## ame_sobel_filter
module ame_sobel_filter #(
    parameter LINE_DATA_BITS = 7,
    parameter COMP_DATA_BITS = 8
) (
    input logic clk_i,
    input logic rst_n_i,
    input  logic comp_init_i,
    output logic comp_done_o,
    input logic [5:0] [LINE_DATA_BITS-1:0] line_data_i,
    output logic [3:0] [3:0] [COMP_DATA_BITS-1:0] comp_data_o
);
export LEC_CHECK = 0
export CAP_MARGIN = 40
export CORE_MARGIN = 2
export CORE_UTILIZATION = 70
export CTS_CLUSTER_DIAMETER = 49
export CTS_CLUSTER_SIZE = 32
export SLEW_MARGIN = 20
create_clock -name core_clock -period 3.67 [get_ports {clk_i}]
run.sh (not shown) runs the stock make flow with config.mk's settings and CLKGATE_MAP_FILE=.
The starting point finished with setup timing left.
Change:
--- a/flow/config.mk
+++ b/flow/config.mk
@@ -6,8 +6,7 @@
 export NUM_CORES = 4
 export LEC_CHECK = 0
-export CAP_MARGIN = 40
+export CAP_MARGIN = 20
 export CORE_MARGIN = 2
-export CORE_UTILIZATION = 70
-export CTS_CLUSTER_DIAMETER = 49
-export CTS_CLUSTER_SIZE = 32
+export CORE_UTILIZATION = 66
+export CTS_CLUSTER_SIZE = 41
 export SLEW_MARGIN = 20
==> flow/constraint.sdc (replaced) <==
create_clock -name core_clock -period 3.08 [get_ports {clk_i}]
set_input_delay 0.6160 -clock core_clock [delete_from_list [all_inputs] [get_ports {clk_i}]]
set_output_delay 0.6160 -clock core_clock [all_outputs]
set_load 0.01 [all_outputs]
Result: With this change the flow did not get past global routing, error GRT-0232; area after synthesis is unchanged; die area came out higher by 5.9%; synthesized cell count stays the same.
Change:
--- a/flow/config.mk
+++ b/flow/config.mk
@@ -8,5 +8,6 @@
 export CAP_MARGIN = 20
 export CORE_MARGIN = 2
-export CORE_UTILIZATION = 66
-export CTS_CLUSTER_SIZE = 41
+export CORE_UTILIZATION = 72
+export CTS_CLUSTER_DIAMETER = 374
+export CTS_CLUSTER_SIZE = 95
 export SLEW_MARGIN = 20
==> flow/constraint.sdc (replaced) <==
create_clock -name core_clock -period 1.53 [get_ports {clk_i}]
set_input_delay 0.3060 -clock core_clock [delete_from_list [all_inputs] [get_ports {clk_i}]]
set_output_delay 0.3060 -clock core_clock [all_outputs]
set_load 0.01 [all_outputs]
Result: The new run stopped in detailed placement, error DPL-0038; die area shrinks by 8.1%; area after synthesis stays the same; synthesized cell count stays the same.
Change:
--- a/flow/config.mk
+++ b/flow/config.mk
@@ -9,5 +9,6 @@
 export CORE_MARGIN = 2
 export CORE_UTILIZATION = 72
-export CTS_CLUSTER_DIAMETER = 374
-export CTS_CLUSTER_SIZE = 95
+export CTS_CLUSTER_DIAMETER = 49
+export CTS_CLUSTER_SIZE = 31
+export PLACE_DENSITY = 0.92
 export SLEW_MARGIN = 20
==> flow/constraint.sdc (replaced) <==
create_clock -name core_clock -period 3.67 [get_ports {clk_i}]
set_input_delay 0.7340 -clock core_clock [delete_from_list [all_inputs] [get_ports {clk_i}]]
set_output_delay 0.7340 -clock core_clock [all_outputs]
set_load 0.01 [all_outputs]
=>
- This time the run ended with an error in global routing (GRT-0116)
- synthesized cell count is unchanged
- die size does not change
- synthesized area does not change
Change:
--- a/flow/config.mk
+++ b/flow/config.mk
@@ -8,7 +8,4 @@
 export CAP_MARGIN = 20
 export CORE_MARGIN = 2
-export CORE_UTILIZATION = 72
-export CTS_CLUSTER_DIAMETER = 49
-export CTS_CLUSTER_SIZE = 31
-export PLACE_DENSITY = 0.92
+export CORE_UTILIZATION = 40
 export SLEW_MARGIN = 20
==> flow/constraint.sdc (replaced) <==
create_clock -name core_clock -period 5.0 [get_ports {clk_i}]
set_input_delay 1.0000 -clock core_clock [delete_from_list [all_inputs] [get_ports {clk_i}]]
set_output_delay 1.0000 -clock core_clock [all_outputs]
set_load 0.01 [all_outputs]
Outcome: This time the run finished clean; area after synthesis is unchanged; die area rises by 77%; synthesized cell count does not change.
Change:
--- a/flow/config.mk
+++ b/flow/config.mk
@@ -6,6 +6,11 @@
 export NUM_CORES = 4
 export LEC_CHECK = 0
+export ABC_AREA = 1
 export CAP_MARGIN = 20
+export CORE_ASPECT_RATIO = 0.5
 export CORE_MARGIN = 2
 export CORE_UTILIZATION = 40
+export CTS_CLUSTER_DIAMETER = 216
+export CTS_CLUSTER_SIZE = 98
 export SLEW_MARGIN = 20
+export TNS_END_PERCENT = 5
Outcome:
- maximum frequency is higher by a little under a tenth
- hold slack degrades by 0.024 ns
- cell area is higher by a little under a tenth
- register-to-register slack degrades by 0.18 ns
- combinational power is lower by roughly a tenth
- critical path depth is lower by 1
- power is lower by a little under a tenth
Power and IR drop assume default switching activity.
